==> job 4891 <==
==> flow/design.v <==
`timescale 10ns/1ns
module servo( input clk, input rst, output reg PWM, input [1:0]boton_cambiar_grados );
integer contador;
integer frecuencia;
integer auxContador;
reg C;
always@(posedge clk) begin
if (rst) begin
	PWM<=0;
	contador<=0;
end else begin
PWM<=~boton_cambiar_grados;
	auxContador=auxContador+1;
	if(boton_cambiar_grados==1)
		begin
				contador<= contador +1;                      
				if (contador< 75_000) 
				begin
					PWM <= 1;
				end
				else
				if (contador < 1_900_000)  
				begin
				PWM <= 0;
				end
	end			
	else if(boton_cambiar_grados==2)
		begin
				contador<= contador +1;                      
				if (contador<150_000)  
				begin
					PWM <= 1;
				end
				else
				if (contador < 1_850_000)  
				begin
				PWM <= 0;
				end
	end	
	else if(boton_cambiar_grados==3)
		begin
				contador<= contador +1;                      
				if (contador<240_000)	 
				begin
					PWM <= 1;
				end
				else
				if (contador < 1_800_000)  
				begin
				PWM <= 0;
				end
	end
	if(contador >=2_100_000)  
	begin
		contador <= 0;
	end			
end
end
 endmodule 
module ultrasonido1(input ultra, input clk, input rst, input echo, output reg done, output reg trigger, output reg [15:0] distance);
	parameter divH = 1000; 
	parameter divL = 2000;
	integer countF;
	integer countEcho;
	always @(posedge clk) begin 
		if (rst | ultra) 
		begin 
			countF <= 0;
			trigger <= 0;
		end 
		else 
		begin
			countF <= countF +1;  
			if (countF < divH+1)
				trigger <= 1;
			else
			if (countF < divL+1)
				trigger <= 0;
			else 
				countF <= 0;
		end
	end
	always @(posedge clk) begin
		if (rst) begin
			countEcho <= 0;
			done <= 0;
			distance <= 0;
		end
		else if (echo == 1) begin
			countEcho <= countEcho +1;
			done <= 0;
		end
		else
		begin
			if (echo == 0 & countEcho != 0)	
				distance <= (~countEcho*340)/2000000;
				countEcho <=0;
				done <= 1; 	
		end
	end
endmodule
`timescale 10ns/1ns
 module radar(  input clk, input rst, input echo, input [1:0] boton_cambiar_grados, output done, output trigger,
 output [15:0] distance, output PWM, input ultra);
 servo   servo( .clk (clk), .rst(rst), .PWM(PWM), .boton_cambiar_grados(boton_cambiar_grados));
 ultrasonido1 ultrasonido2( .ultra(ultra), .clk(clk), .rst(rst),  .echo(echo), .done(done), .trigger(trigger),.distance(distance));
 endmodule
==> flow/run.sh <==
#!/bin/bash
# the make line also repeats each setting of config.mk as NAME=value (left out here)
make -C /OpenROAD-flow-scripts/flow DESIGN_CONFIG=/design/flow/config.mk WORK_HOME=/design/flow/orfs CLKGATE_MAP_FILE= finish
==> flow/config.mk <==
export PLATFORM = sky130hd
export DESIGN_NAME = radar
export DESIGN_NICKNAME = radar
export VERILOG_FILES = /design/flow/design.v
export SDC_FILE = /design/flow/constraint.sdc
export NUM_CORES = 4
export LEC_CHECK = 0
export ABC_AREA = 1
export CAP_MARGIN = 10
export CELL_PAD_IN_SITES_DETAIL_PLACEMENT = 2
export CELL_PAD_IN_SITES_GLOBAL_PLACEMENT = 1
export CORE_ASPECT_RATIO = 1.34
export CORE_MARGIN = 2
export CORE_UTILIZATION = 28
export CTS_CLUSTER_DIAMETER = 331
export CTS_CLUSTER_SIZE = 36
export GPL_ROUTABILITY_DRIVEN = 1
export GPL_TIMING_DRIVEN = 1
export MAX_ROUTING_LAYER = met4
export PLACE_DENSITY_LB_ADDON = 0.01
export SLEW_MARGIN = 0
export TNS_END_PERCENT = 25
==> flow/constraint.sdc <==
create_clock -name core_clock -period 19.0 [get_ports {clk}]
set_input_delay 3.8000 -clock core_clock [delete_from_list [all_inputs] [get_ports {clk}]]
set_output_delay 3.8000 -clock core_clock [all_outputs]
set_load 0.01 [all_outputs]
==> job 3743 (differences from job 4891) <==
Settings changed: CAP_MARGIN 10 to 20, CELL_PAD_IN_SITES_DETAIL_PLACEMENT 2 to not set, CELL_PAD_IN_SITES_GLOBAL_PLACEMENT 1 to not set, CORE_ASPECT_RATIO 1.34 to not set, CORE_UTILIZATION 28 to 72, CTS_CLUSTER_DIAMETER 331 to not set, CTS_CLUSTER_SIZE 36 to 10, GPL_ROUTABILITY_DRIVEN 1 to not set, GPL_TIMING_DRIVEN 1 to not set, MAX_ROUTING_LAYER met4 to not set, PLACE_DENSITY_LB_ADDON 0.01 to 0.05, SLEW_MARGIN 0 to 20, TNS_END_PERCENT 25 to 15.
==> flow/constraint.sdc (replaced) <==
create_clock -name core_clock -period 16.8 [get_ports {clk}]
set_input_delay 3.3600 -clock core_clock [delete_from_list [all_inputs] [get_ports {clk}]]
set_output_delay 3.3600 -clock core_clock [all_outputs]
set_load 0.01 [all_outputs]
==> job 9663 (differences from job 4891) <==
Settings changed: ABC_AREA 1 to 0, CORE_MARGIN 2 to 8, CTS_CLUSTER_DIAMETER 331 to 282, GPL_TIMING_DRIVEN 1 to 0, TNS_END_PERCENT 25 to 60.
==> flow/constraint.sdc (replaced) <==
create_clock -name core_clock -period 29.1 [get_ports {clk}]
set_input_delay 5.8200 -clock core_clock [delete_from_list [all_inputs] [get_ports {clk}]]
set_output_delay 5.8200 -clock core_clock [all_outputs]
set_load 0.01 [all_outputs]
==> run notes <==
run metrics: post-cts resize count 7, instance count of the mapped netlist 3,731, Worst Setup SP ultrasonido2.countEcho[4]$_SDFF_PP0_, Chip Area, Yosys 22,200 sq um, crit path DAT 17.97 ns, Hold Crit Endpoint ultrasonido2.countF[0]$_SDFF_PP0_, CTS clk-pin slew, worst paths 0.07 ns, status finished clean, FF-to-FF Start ultrasonido2.countEcho[4]$_SDFF_PP0_, fin crit share 93.0%, Final Hold Slack 0.475 ns, post-route insts no fill 4,844, nonclk buf count 101
Source of the figures above: job 4891

==> run notes <==
run metrics: Chip Area, Yosys 22,200 sq um, nonclk buf count 139, fin crit share 96.0%, status finished clean, Worst Setup SP ultrasonido2.countEcho[5]$_SDFF_PP0_, FF-to-FF Start ultrasonido2.countEcho[5]$_SDFF_PP0_, Final Hold Slack 0.450 ns, CTS clk-pin slew, worst paths 0.07 ns, post-cts resize count 7, instance count of the mapped netlist 3,731
Source of the figures above: job 3743

==> run notes <==
run metrics: Chip Area, Yosys 20,300 sq um, post-route insts no fill 3,707, CTS clk-pin slew, worst paths 0.06 ns, crit path DAT 23.83 ns, fin crit share 80.9%, Worst Setup SP ultrasonido2.countEcho[14]$_SDFF_PP0_, Hold Crit Endpoint ultrasonido2.distance[15]$_SDFFE_PP0P_, FF-to-FF Start ultrasonido2.countEcho[14]$_SDFF_PP0_, status finished clean
Source of the figures above: job 9663


==> branch lagoon: inputs <==
// radar: RTL as listed in full above, without the edits since
Settings: LEC_CHECK=0, ABC_AREA=1, CAP_MARGIN=40, CORE_MARGIN=2, CORE_UTILIZATION=72, CTS_CLUSTER_SIZE=98, PLACE_DENSITY=0.35, SLEW_MARGIN=20; clock period 12.0 ns.
run.sh (not shown) runs the stock make flow with config.mk's settings and CLKGATE_MAP_FILE=.
==> inputs of branch fjord, as changes to branch lagoon <==
==> flow/config.mk (replaced) <==
export PLATFORM = sky130hd
export DESIGN_NAME = radar
export DESIGN_NICKNAME = radar
export VERILOG_FILES = /design/flow/design.v
export SDC_FILE = /design/flow/constraint.sdc
export NUM_CORES = 4
export LEC_CHECK = 0
export ABC_AREA = 0
export CAP_MARGIN = 20
export CELL_PAD_IN_SITES_GLOBAL_PLACEMENT = 1
export CORE_ASPECT_RATIO = 1.6
export CORE_MARGIN = 2
export CORE_UTILIZATION = 40
export CTS_CLUSTER_DIAMETER = 179
export GPL_ROUTABILITY_DRIVEN = 0
export SLEW_MARGIN = 20
==> flow/constraint.sdc (replaced) <==
create_clock -name core_clock -period 25.0 [get_ports {clk}]
set_input_delay 5.0000 -clock core_clock [delete_from_list [all_inputs] [get_ports {clk}]]
set_output_delay 5.0000 -clock core_clock [all_outputs]
set_load 0.01 [all_outputs]
==> inputs of branch umber, as changes to branch lagoon <==
==> flow/config.mk (replaced) <==
export PLATFORM = sky130hd
export DESIGN_NAME = radar
export DESIGN_NICKNAME = radar
export VERILOG_FILES = /design/flow/design.v
export SDC_FILE = /design/flow/constraint.sdc
export NUM_CORES = 4
export LEC_CHECK = 0
export CAP_MARGIN = 20
export CORE_MARGIN = 2
export CORE_UTILIZATION = 17
export SLEW_MARGIN = 20
==> flow/constraint.sdc (replaced) <==
create_clock -name core_clock -period 32.8 [get_ports {clk}]
set_input_delay 6.5600 -clock core_clock [delete_from_list [all_inputs] [get_ports {clk}]]
set_output_delay 6.5600 -clock core_clock [all_outputs]
set_load 0.01 [all_outputs]
==> results.tsv <==
stage	metric	value	unit
outcome	status	stopped before the end	
outcome	Fail Step	3_5_place_dp	
outcome	Error	[ERROR DPL-0033] detailed placement checks failed during check placement.	
floorplanning	FP Util	0.729	
logic_synthesis	Largest cells by area	nand2_1 (17%), dfxtp_1 (10%), inv_1 (8.9%)	
logic_synthesis	mean post-synth cell area	5.96	sq um
logic_synthesis	distinct lib cells	68	
logic_synthesis	Syn Inst Count	3731	
logic_synthesis	mux frac, synth	0	
logic_synthesis	top post-synthesis cells by count	nand2_1 (995), inv_1 (530), nand3_1 (392), nor2_1 (392), nand2_2 (206)	
logic_synthesis	Mapped Nets	3894	
floorplanning	row cnt	64	
logic_synthesis	comb area leader	simple AND/OR/NAND/NOR gates	
logic_synthesis	Synth Area in Compound Gates	0.0635	
logic_synthesis	xor/xnor share	0.0451	
logic_synthesis	Basic Gates by Area	0.546	
floorplanning	Die Wd	180	um
-- figures above: branch lagoon

==> results.tsv <==
stage	metric	value	unit
placement	DP HPWL	62900	um
logic_synthesis	Synth Area in Compound Gates	0.303	
routing	WL met3	2490	um
clock_tree	clk sinks	115	
logic_synthesis	Syn Inst Count	2725	
floorplanning	Die Wd	182	um
logic_synthesis	Basic Gates by Area	0.275	
floorplanning	FP Util	0.404	
floorplanning	row cnt	104	
logic_synthesis	Mapped Nets	2888	
worst_setup_path	instance count on the critical path	64	
outcome	status	finished clean	
routing	Avg WL per Cell	23.0	um
logic_synthesis	mux frac, synth	0.0166	
global_route	GR Layer Usage met3	0.0328	
finish	register area	0.00230	sq mm
clock_tree	post-cts resize count	0	
logic_synthesis	top post-synthesis cells by count	nor2_1 (307), nand2_1 (187), xnor2_1 (185)	
-- figures above: branch fjord

==> results.tsv <==
stage	metric	value	unit
logic_synthesis	mux frac, synth	0.0166	
floorplanning	row cnt	126	
outcome	status	finished clean	
logic_synthesis	distinct lib cells	143	
logic_synthesis	Syn Inst Count	2725	
floorplanning	Die Wd	349	um
logic_synthesis	comb area leader	AND-OR/OR-AND gates	
logic_synthesis	Largest cells by area	dfxtp_1 (11%), xnor2_1 (8.0%), ha_1 (6.8%)	
logic_synthesis	Synth Area in Compound Gates	0.303	
logic_synthesis	mean post-synth cell area	7.45	sq um
logic_synthesis	top post-synthesis cells by count	nor2_1 (307), nand2_1 (187), xnor2_1 (185)	
logic_synthesis	xor/xnor share	0.122	
-- figures above: branch umber


==> 10-17: inputs <==
Starts from the design.v that is shown in full above.
export LEC_CHECK = 0
export ABC_AREA = 0
export CAP_MARGIN = 20
export CELL_PAD_IN_SITES_GLOBAL_PLACEMENT = 1
export CORE_MARGIN = 9
export CORE_UTILIZATION = 61
export CTS_CLUSTER_DIAMETER = 123
export CTS_CLUSTER_SIZE = 100
export HOLD_SLACK_MARGIN = 0.15
export SLEW_MARGIN = 20
export TNS_END_PERCENT = 10
create_clock -name core_clock -period 25.0 [get_ports {clk}]
==> inputs of 12-28, as changes to 10-17 <==
--- a/flow/config.mk
+++ b/flow/config.mk
@@ -8,10 +8,10 @@
 export ABC_AREA = 0
 export CAP_MARGIN = 20
 export CELL_PAD_IN_SITES_GLOBAL_PLACEMENT = 1
-export CORE_MARGIN = 9
+export CORE_ASPECT_RATIO = 1.59
+export CORE_MARGIN = 2
 export CORE_UTILIZATION = 61
-export CTS_CLUSTER_DIAMETER = 123
+export CTS_CLUSTER_DIAMETER = 333
 export CTS_CLUSTER_SIZE = 100
-export HOLD_SLACK_MARGIN = 0.15
+export HOLD_SLACK_MARGIN = 0.3
 export SLEW_MARGIN = 20
-export TNS_END_PERCENT = 10
==> inputs of 04-01, as changes to 10-17 <==
==> flow/config.mk (replaced) <==
export PLATFORM = sky130hd
export DESIGN_NAME = radar
export DESIGN_NICKNAME = radar
export VERILOG_FILES = /design/flow/design.v
export SDC_FILE = /design/flow/constraint.sdc
export NUM_CORES = 4
export LEC_CHECK = 0
export CAP_MARGIN = 20
export CELL_PAD_IN_SITES_GLOBAL_PLACEMENT = 1
export CORE_ASPECT_RATIO = 0.5
export CORE_MARGIN = 2
export CORE_UTILIZATION = 58
export CTS_CLUSTER_DIAMETER = 393
export GPL_ROUTABILITY_DRIVEN = 0
export PLACE_DENSITY_LB_ADDON = 0.18
export SLEW_MARGIN = 20
export TNS_END_PERCENT = 25
==> flow/constraint.sdc (replaced) <==
create_clock -name core_clock -period 39.6 [get_ports {clk}]
set_input_delay 7.9200 -clock core_clock [delete_from_list [all_inputs] [get_ports {clk}]]
set_output_delay 7.9200 -clock core_clock [all_outputs]
set_load 0.01 [all_outputs]
==> comparison table <==
|  | 10-17 | 12-28 | 04-01 |
|---|---|---|---|
| Status | finished clean | finished clean | finished clean |
| Global-route wire length before repair | 103000 um | 111000 um | 99000 um |
| Worst setup path endpoint | ultrasonido2.distance[10] | ultrasonido2.distance[8] | ultrasonido2.distance[8] |
| Instance area after placement | 0.0208 mm2 | 0.0208 mm2 | 0.0208 mm2 |
| Die boundary width | 200 um | 149 um | 269 um |
| Routed metal-1 wirelength | 26700 um | 24000 um | 28000 um |
| Crit-path slowest cell | sky130_fd_sc_hd__a211oi_1 | sky130_fd_sc_hd__a311oi_1 | sky130_fd_sc_hd__a211oi_1 |
| Overall track demand over capacity in global routing | 30.0% | 40.3% | 33.0% |
| Final Hold Slack | 449 ps | 456 ps | 454 ps |
| Total die area | 0.0402 mm2 | 0.0348 mm2 | 0.0366 mm2 |
| Via count of the first global-routing pass | 20000 | 21200 | 19000 |
| Critical register-to-register path endpoint | ultrasonido2.distance[10] | ultrasonido2.distance[8] | ultrasonido2.distance[8] |
| Count of non-CTS buffers in the layout | 43 | 45 | 48 |
| Well-tap cell count | 442 | 430 | 475 |
| Wire length reported by the detailed router | 63400 um | 71100 um | 61700 um |
| Mean routed wirelength per cell | 20.2 um | 22.8 um | 19.5 um |

==> v33: inputs <==
// radar: RTL as listed in full above, without the edits since
Settings: LEC_CHECK=0, ABC_AREA=1, CAP_MARGIN=20, CORE_MARGIN=2, CORE_UTILIZATION=72, PLACE_DENSITY_LB_ADDON=0.2, SLEW_MARGIN=20, TNS_END_PERCENT=5; clock period 19.2 ns.
==> v9 (differences from v33) <==
Settings changed: CTS_CLUSTER_DIAMETER from default to 348, CTS_CLUSTER_SIZE from default to 100, PLACE_DENSITY from default to 0.87, PLACE_DENSITY_LB_ADDON 0.2 to default, TNS_END_PERCENT 5 to 10.
==> flow/constraint.sdc (replaced) <==
create_clock -name core_clock -period 13.9 [get_ports {clk}]
set_input_delay 2.7800 -clock core_clock [delete_from_list [all_inputs] [get_ports {clk}]]
set_output_delay 2.7800 -clock core_clock [all_outputs]
set_load 0.01 [all_outputs]
==> v5 (differences from v33) <==
Settings changed: ABC_AREA 1 to default, CORE_UTILIZATION 72 to 65, PLACE_DENSITY_LB_ADDON 0.2 to default, TNS_END_PERCENT 5 to default.
==> flow/constraint.sdc (replaced) <==
create_clock -name core_clock -period 17.0 [get_ports {clk}]
set_input_delay 3.4000 -clock core_clock [delete_from_list [all_inputs] [get_ports {clk}]]
set_output_delay 3.4000 -clock core_clock [all_outputs]
set_load 0.01 [all_outputs]
==> v1 (differences from v33) <==
Settings changed: CELL_PAD_IN_SITES_GLOBAL_PLACEMENT from default to 1, CORE_UTILIZATION 72 to 37, CTS_CLUSTER_DIAMETER from default to 333, CTS_CLUSTER_SIZE from default to 100, HOLD_SLACK_MARGIN from default to 0.15, PLACE_DENSITY_LB_ADDON 0.2 to default, SLEW_MARGIN 20 to 5, TNS_END_PERCENT 5 to default.
==> flow/constraint.sdc (replaced) <==
create_clock -name core_clock -period 25.0 [get_ports {clk}]
set_input_delay 5.0000 -clock core_clock [delete_from_list [all_inputs] [get_ports {clk}]]
set_output_delay 5.0000 -clock core_clock [all_outputs]
set_load 0.01 [all_outputs]
==> notes <==
v5 ended with an error in global routing. v1 went through all stages and came out clean. v9 failed in clock tree synthesis. v33 went through all stages and came out clean.
Utilization: v33 is higher than v1 (37 points).
First-iteration DRC count: v1 is smaller than v33 (about 60%).
Non-clock buffer count: v1 is lower than v33 (31).
In sequential share of layout area, v33 and v1 hardly differ.
In v1 the critical path depth is lower than in v33, by 4.
Against v33, the via count of v1 is lower by about 10%.
Die size: v33 is lower than v5 (about 1%).
